## red
## BreakoutControl
module BreakoutControl(clk_50, strt, rst, L, R, tick, color, pix_x, pix_y, ball_x, ball_y, pad_x, bricks, win, lose);
input clk_50;
input strt, rst, L, R;
input tick;
output [2:0] color;
output [8:0] pix_x;
output [7:0] pix_y;
output [9:0] ball_x;
output [9:0] ball_y;
output [9:0] pad_x;
output [15:0] bricks;
output win, lose;
parameter 
Start = 4'd0,
Play = 4'd1,
Win = 4'd2,
Lose = 4'd3,
block1x = 10'd1,
block1y = 10'd50,
block2x = 10'd41,
block2y = 10'd50,
block3x = 10'd81,
block3y = 10'd50,
block4x = 10'd121,
block4y = 10'd50,
block5x = 10'd161,
block5y = 10'd50,
block6x = 10'd201,
block6y = 10'd50,
block7x = 10'd241,
block7y = 10'd50,
block8x = 10'd281,
block8y = 10'd50,
block9x = 10'd1,
block9y = 10'd19,
block10x = 10'd41,
block10y = 10'd19,
block11x = 10'd81,
block11y = 10'd19,
block12x = 10'd121,
block12y = 10'd19,
block13x = 10'd161,
block13y = 10'd19,
block14x = 10'd201,
block14y = 10'd19,
block15x = 10'd241,
block15y = 10'd19,
block16x = 10'd281,
block16y = 10'd19;
wire [2:0] color;
reg [3:0] S,NS;
reg W, done, start_state, ph25; 
reg [9:0] x, y;
wire [9:0] ballx, bally, padx, pady;
wire [2:0] PadAng;
  ...
export LEC_CHECK = 0
export ABC_AREA = 1
export CAP_MARGIN = 25
export CORE_MARGIN = 6
export CORE_UTILIZATION = 28
export CTS_CLUSTER_DIAMETER = 203
export HOLD_SLACK_MARGIN = 0.06
export MIN_ROUTING_LAYER = met1
export PLACE_DENSITY = 0.44
export SLEW_MARGIN = 30
export TNS_END_PERCENT = 40
create_clock -name core_clock -period 7.15 [get_ports {clk_50}]
run.sh (not shown) runs the stock make flow with config.mk's settings and CLKGATE_MAP_FILE=.
Setup changes, red to blue
# red
export LEC_CHECK = 0
export ABC_AREA = 1
export CAP_MARGIN = 25
export CORE_MARGIN = 6
export CORE_UTILIZATION = 28
export CTS_CLUSTER_DIAMETER = 203
export HOLD_SLACK_MARGIN = 0.06
export MIN_ROUTING_LAYER = met1
export PLACE_DENSITY = 0.44
export SLEW_MARGIN = 30
export TNS_END_PERCENT = 40
create_clock -name core_clock -period 7.15 [get_ports {clk_50}]
# blue
export LEC_CHECK = 0
export ABC_AREA = 1
export CAP_MARGIN = 30
export CORE_MARGIN = 2
export CORE_UTILIZATION = 40
export SLEW_MARGIN = 25
export TNS_END_PERCENT = 5
create_clock -name core_clock -period 6.76 [get_ports {clk_50}]
Notes after the runs:
The worst slew margin relative to its limit number comes out lower for red vs blue.
Maximum VDD drop: blue < red
Measured against blue, the height of the chip of red comes out at 1.2 times the reference value.
Measured against each other, blue and red differ in clock-buffer cell count, the higher figure coming from red.
Compared with red, blue shows a clock network fraction of design power that is 0.2 points higher.
Met2 usage, blue and red: larger value in blue
blue — sequential share of layout area 0.47 points higher, red as reference
Looking at total power across blue and red, the one that comes out higher is blue.
blue — longest individual stage delay on the worst path 0.09 ns lower, red as reference
Comparing the two runs side by side, blue comes out behind red on via count.
--- input diff blue..green ---
# blue
export LEC_CHECK = 0
export ABC_AREA = 1
export CAP_MARGIN = 30
export CORE_MARGIN = 2
export CORE_UTILIZATION = 40
export SLEW_MARGIN = 25
export TNS_END_PERCENT = 5
create_clock -name core_clock -period 6.76 [get_ports {clk_50}]
# green
export LEC_CHECK = 0
export ABC_AREA = 1
export CAP_MARGIN = 20
export CORE_ASPECT_RATIO = 1.42
export CORE_MARGIN = 2
export CORE_UTILIZATION = 72
export CTS_CLUSTER_DIAMETER = 366
export CTS_CLUSTER_SIZE = 10
export SLEW_MARGIN = 20
export TNS_END_PERCENT = 5
create_clock -name core_clock -period 2.64 [get_ports {clk_50}]
## What came out
green: flow complete, layout not clean; failing: negative setup slack
blue has lower global-route met2 utilization than green.
Required arrival time at the worst endpoint | green below blue
From green to blue, chip area line of the yosys report did not move at all.
green vs blue, last element of the critical path: pad.PadAng[3] vs ball_x[7]
Compare blue and green | critical-path maximum fanout lower: green
Against blue, green comes in about 6% higher on total placed instance area.
For fill cell total of the finished layout, dividing the value from green by the value from blue gives 0.31.
After synthesis and placement, the instance count of green is below that of blue.
Higher depth of the worst hold-timing path among blue and green: green
Going from blue to green, accumulated negative setup slack shrinks by 7.71 ns.
In the flow results for blue and green, the worst IR drop on VDD is smaller on blue.
--- input diff green..orange ---
# green
export LEC_CHECK = 0
export ABC_AREA = 1
export CAP_MARGIN = 20
export CORE_ASPECT_RATIO = 1.42
export CORE_MARGIN = 2
export CORE_UTILIZATION = 72
export CTS_CLUSTER_DIAMETER = 366
export CTS_CLUSTER_SIZE = 10
export SLEW_MARGIN = 20
export TNS_END_PERCENT = 5
create_clock -name core_clock -period 2.64 [get_ports {clk_50}]
# orange
export LEC_CHECK = 0
export CAP_MARGIN = 20
export CORE_MARGIN = 2
export CORE_UTILIZATION = 64
export SLEW_MARGIN = 20
create_clock -name core_clock -period 4.99 [get_ports {clk_50}]
Findings:
Total power in orange is about 50% lower than in green. Looking at initial antenna violation count across orange and green, the one that comes out lower is orange. orange vs green: post-DP HPWL down in orange. Sequential power (orange vs. green) decreases by more than a quarter. Lower total met2 wirelength after detailed routing was reported by orange, not green. Looking at largest combinational cell category by area, the AND-OR/OR-AND gates result is from orange; the simple AND/OR/NAND/NOR gates one comes from green. The flow did not stop early for orange: all stages ran, and the layout cleared the timing, DRC and antenna checks.

========
try-quartz:
BreakoutControl again, from the RTL that the note above started with.
## BreakoutControl
module BreakoutControl(clk_50, strt, rst, L, R, tick, color, pix_x, pix_y, ball_x, ball_y, pad_x, bricks, win, lose);
input clk_50;
input strt, rst, L, R;
input tick;
output [2:0] color;
output [8:0] pix_x;
output [7:0] pix_y;
output [9:0] ball_x;
output [9:0] ball_y;
output [9:0] pad_x;
output [15:0] bricks;
output win, lose;
parameter 
Start = 4'd0,
Play = 4'd1,
Win = 4'd2,
Lose = 4'd3,
block1x = 10'd1,
block1y = 10'd50,
block2x = 10'd41,
block2y = 10'd50,
block3x = 10'd81,
block3y = 10'd50,
block4x = 10'd121,
block4y = 10'd50,
block5x = 10'd161,
block5y = 10'd50,
block6x = 10'd201,
block6y = 10'd50,
block7x = 10'd241,
block7y = 10'd50,
block8x = 10'd281,
block8y = 10'd50,
block9x = 10'd1,
block9y = 10'd19,
block10x = 10'd41,
block10y = 10'd19,
block11x = 10'd81,
block11y = 10'd19,
block12x = 10'd121,
block12y = 10'd19,
block13x = 10'd161,
block13y = 10'd19,
block14x = 10'd201,
block14y = 10'd19,
block15x = 10'd241,
block15y = 10'd19,
block16x = 10'd281,
block16y = 10'd19;
wire [2:0] color;
reg [3:0] S,NS;
reg W, done, start_state, ph25; 
reg [9:0] x, y;
wire [9:0] ballx, bally, padx, pady;
wire [2:0] PadAng;
wire padcol, topbotcol, LRcol, topbotcol2, LRcol2, topbotcol3, LRcol3, topbotcol4, LRcol4, topbotcol5, LRcol5, topbotcol6, LRcol6, topbotcol7, LRcol7, topbotcol8, LRcol8, topbotcol9, LRcol9, topbotcol10, LRcol10, topbotcol11, LRcol11, topbotcol12, LRcol12, topbotcol13, LRcol13, topbotcol14, LRcol14, topbotcol15, LRcol15, topbotcol16, LRcol16, ceilingcol, walcol, Lo;
wire Hit1, Hit2, Hit3, Hit4, Hit5, Hit6, Hit7, Hit8, Hit9, Hit10, Hit11, Hit12, Hit13, Hit14, Hit15, Hit16;
wire clk60;
assign clk60 = tick;
Paddlemove pad(rst, clk_50, clk60, L, R, strt, ballx, bally, padx, pady, padcol, PadAng);
Block blk1(clk_50, clk60, rst, strt, ballx, bally, block1x, block1y, Hit1, topbotcol, LRcol);
Block blk2(clk_50, clk60, rst, strt, ballx, bally, block2x, block2y, Hit2, topbotcol2, LRcol2);
Block blk3(clk_50, clk60, rst, strt, ballx, bally, block3x, block3y, Hit3, topbotcol3, LRcol3);
Block blk4(clk_50, clk60, rst, strt, ballx, bally, block4x, block4y, Hit4, topbotcol4, LRcol4);
Block blk5(clk_50, clk60, rst, strt, ballx, bally, block5x, block5y, Hit5, topbotcol5, LRcol5);
  ...
export LEC_CHECK = 0
export ABC_AREA = 0
export CAP_MARGIN = 25
export CORE_ASPECT_RATIO = 0.5
export CORE_MARGIN = 4
export CORE_UTILIZATION = 32
export CTS_CLUSTER_DIAMETER = 50
export CTS_CLUSTER_SIZE = 45
export GPL_ROUTABILITY_DRIVEN = 0
export GPL_TIMING_DRIVEN = 0
export SETUP_SLACK_MARGIN = 1.56
export SLEW_MARGIN = 20
export TNS_END_PERCENT = 45
create_clock -name core_clock -period 7.34 [get_ports {clk_50}]
## Diff of input files: try-xenon against try-quartz
==> flow/config.mk <==
export PLATFORM = sky130hd
export DESIGN_NAME = BreakoutControl
export DESIGN_NICKNAME = BreakoutControl
export VERILOG_FILES = /design/flow/design.v
export SDC_FILE = /design/flow/constraint.sdc
export NUM_CORES = 4
export LEC_CHECK = 0
export CAP_MARGIN = 20
export CORE_MARGIN = 2
export CORE_UTILIZATION = 59
export CTS_CLUSTER_SIZE = 41
export SETUP_SLACK_MARGIN = -0.65
export SLEW_MARGIN = 20
==> flow/constraint.sdc <==
create_clock -name core_clock -period 6.76 [get_ports {clk_50}]
set_input_delay 1.3520 -clock core_clock [delete_from_list [all_inputs] [get_ports {clk_50}]]
set_output_delay 1.3520 -clock core_clock [all_outputs]
set_load 0.01 [all_outputs]
--- outcome ---
Die area is lower on try-xenon. try-xenon vs. try-quartz: sequential power went up by about 16%. Non-clock buffer count down 125 in try-xenon wrt try-quartz.
### try-xenon -> try-fjord
--- a/flow/config.mk
+++ b/flow/config.mk
@@ -6,8 +6,10 @@
 export NUM_CORES = 4
 export LEC_CHECK = 0
-export CAP_MARGIN = 20
-export CORE_MARGIN = 2
-export CORE_UTILIZATION = 59
-export CTS_CLUSTER_SIZE = 41
-export SETUP_SLACK_MARGIN = -0.65
+export ABC_AREA = 1
+export CAP_MARGIN = 30
+export CORE_MARGIN = 7
+export CORE_UTILIZATION = 40
+export GPL_TIMING_DRIVEN = 0
+export MIN_ROUTING_LAYER = met2
 export SLEW_MARGIN = 20
+export TNS_END_PERCENT = 100
==> results <==
The higher die size came out of try-fjord.
Between try-fjord and try-xenon, the clock network power share does not differ in any meaningful way.
The number of clock buffers inserted by TritonCTS of try-fjord is higher than that of try-xenon.
| utilization | higher: try-xenon |
Edits applied to the flow inputs when going from try-fjord to try-delta:
==> flow/config.mk <==
export PLATFORM = sky130hd
export DESIGN_NAME = BreakoutControl
export DESIGN_NICKNAME = BreakoutControl
export VERILOG_FILES = /design/flow/design.v
export SDC_FILE = /design/flow/constraint.sdc
export NUM_CORES = 4
export LEC_CHECK = 0
export CAP_MARGIN = 20
export CORE_MARGIN = 2
export CORE_UTILIZATION = 72
export CTS_CLUSTER_DIAMETER = 30
export CTS_CLUSTER_SIZE = 26
export SLEW_MARGIN = 20
==> flow/constraint.sdc <==
create_clock -name core_clock -period 3.4 [get_ports {clk_50}]
set_input_delay 0.6800 -clock core_clock [delete_from_list [all_inputs] [get_ports {clk_50}]]
set_output_delay 0.6800 -clock core_clock [all_outputs]
set_load 0.01 [all_outputs]
## What came out
- First-pass GRT wire length (lower): try-delta
- Diff try-fjord -> try-delta: basic-gate share of the synthesized area counting and, or, nand and nor cells lower; clock input transition at the sequential cells of the worst setup and hold paths roughly the same.
- Wire length (try-delta vs. try-fjord) decreases slightly
- [try-delta] power per standard cell area rose about 140% relative to try-fjord
- Relative to try-fjord, the die area measured on try-delta has decreased by more than half.
- On power after layout: between try-fjord and try-delta, it ends up lower for try-fjord.
- Delta (try-delta minus try-fjord): post-route worst setup slack now smaller; synthesized cell count dropped 525.
- Comparing the two runs side by side, try-delta comes out behind try-fjord on worst setup timing slack at the placement stage.
- Worst hold-check path type: reg2reg -> try-fjord, in2async -> try-delta
- No crash in try-delta: every stage finished, but the layout fails its final checks due to setup timing.
- Higher count of cell types in the netlist among try-fjord and try-delta: try-delta

========
Starting RTL as in the previous note.
Settings: LEC_CHECK=0, ABC_AREA=1, CAP_MARGIN=5, CELL_PAD_IN_SITES_GLOBAL_PLACEMENT=2, CORE_ASPECT_RATIO=1.8, CORE_MARGIN=2, CORE_UTILIZATION=33, CTS_CLUSTER_SIZE=83, GPL_ROUTABILITY_DRIVEN=1, MIN_ROUTING_LAYER=met2, PLACE_DENSITY_LB_ADDON=0.06, SLEW_MARGIN=0, TNS_END_PERCENT=60; clock period 5.13 ns.
The baseline passed the timing, DRC and antenna checks.
Edit:
==> flow/config.mk (replaced) <==
export PLATFORM = sky130hd
export DESIGN_NAME = BreakoutControl
export DESIGN_NICKNAME = BreakoutControl
export VERILOG_FILES = /design/flow/design.v
export SDC_FILE = /design/flow/constraint.sdc
export NUM_CORES = 4
export LEC_CHECK = 0
export CAP_MARGIN = 20
export CORE_MARGIN = 2
export CORE_UTILIZATION = 54
export SLEW_MARGIN = 20
==> flow/constraint.sdc (replaced) <==
create_clock -name core_clock -period 4.75 [get_ports {clk_50}]
set_input_delay 0.9500 -clock core_clock [delete_from_list [all_inputs] [get_ports {clk_50}]]
set_output_delay 0.9500 -clock core_clock [all_outputs]
set_load 0.01 [all_outputs]
The new run went through all stages and came out clean.
Routed wire length decreases by a quarter to a third.
Clock skew stays flat.
Sequential cell count stays the same.
Sequential power increases slightly.
Synthesized area decreases by a few percent.
Via count decreases by well over a third.
Global-route usage decreases by 8.4 points.
Setup slack is worse by 0.89 ns.
Critical path depth is unchanged.
Synthesized cell count decreases by about a fifth.
Edit:
--- a/flow/config.mk
+++ b/flow/config.mk
@@ -8,4 +8,4 @@
 export CAP_MARGIN = 20
 export CORE_MARGIN = 2
-export CORE_UTILIZATION = 54
+export CORE_UTILIZATION = 59
 export SLEW_MARGIN = 20
==> flow/constraint.sdc (replaced) <==
create_clock -name core_clock -period 5.02 [get_ports {clk_50}]
set_input_delay 1.0040 -clock core_clock [delete_from_list [all_inputs] [get_ports {clk_50}]]
set_output_delay 1.0040 -clock core_clock [all_outputs]
set_load 0.01 [all_outputs]
What happened:
- non-clock buffer count fell by 13
- clock power is lower by a little under a tenth
- worst setup slack gains 0.12 ns
- routed wire length fell slightly
- combinational power came out lower by a little under a tenth
- global-route usage goes up by 2.3 points
- clock-buffer cell count rose by 4
Edit:
--- a/flow/config.mk
+++ b/flow/config.mk
@@ -6,6 +6,10 @@
 export NUM_CORES = 4
 export LEC_CHECK = 0
+export ABC_AREA = 1
 export CAP_MARGIN = 20
 export CORE_MARGIN = 2
-export CORE_UTILIZATION = 59
+export CORE_UTILIZATION = 72
+export CTS_CLUSTER_DIAMETER = 62
+export CTS_CLUSTER_SIZE = 14
+export PLACE_DENSITY_LB_ADDON = 0.26
 export SLEW_MARGIN = 20
==> flow/constraint.sdc (replaced) <==
create_clock -name core_clock -period 2.64 [get_ports {clk_50}]
set_input_delay 0.5280 -clock core_clock [delete_from_list [all_inputs] [get_ports {clk_50}]]
set_output_delay 0.5280 -clock core_clock [all_outputs]
set_load 0.01 [all_outputs]
Outcome: Now the flow completed, yet does not pass: negative setup slack; via count goes up by 34%; setup slack is worse by 1.8 ns; first-iteration DRC count rises by 140%; cell count grows by 29%; routed wire length rose by 34%; clock power grows by 78%; area after synthesis rises by 6.2%.
Edit:
==> flow/config.mk (replaced) <==
export PLATFORM = sky130hd
export DESIGN_NAME = BreakoutControl
export DESIGN_NICKNAME = BreakoutControl
export VERILOG_FILES = /design/flow/design.v
export SDC_FILE = /design/flow/constraint.sdc
export NUM_CORES = 4
export LEC_CHECK = 0
export CAP_MARGIN = 20
export CORE_MARGIN = 2
export CORE_UTILIZATION = 68
export SLEW_MARGIN = 20
==> flow/constraint.sdc (replaced) <==
create_clock -name core_clock -period 6.76 [get_ports {clk_50}]
set_input_delay 1.3520 -clock core_clock [delete_from_list [all_inputs] [get_ports {clk_50}]]
set_output_delay 1.3520 -clock core_clock [all_outputs]
set_load 0.01 [all_outputs]
What happened: With this change the flow finished with timing, DRC and antenna clean. Synthesized cell count came out lower by 21%. Core utilization came out lower by 14 points. Sequential power came out lower by 56%. Design area came out lower by 16%. Setup slack is better by 3.6 ns. Sequential share of layout area came out higher by 5.0 points. Flip-flop count is unchanged. First-iteration DRC count came out lower by 48%.
Power is estimated from default activity; no workload was simulated.
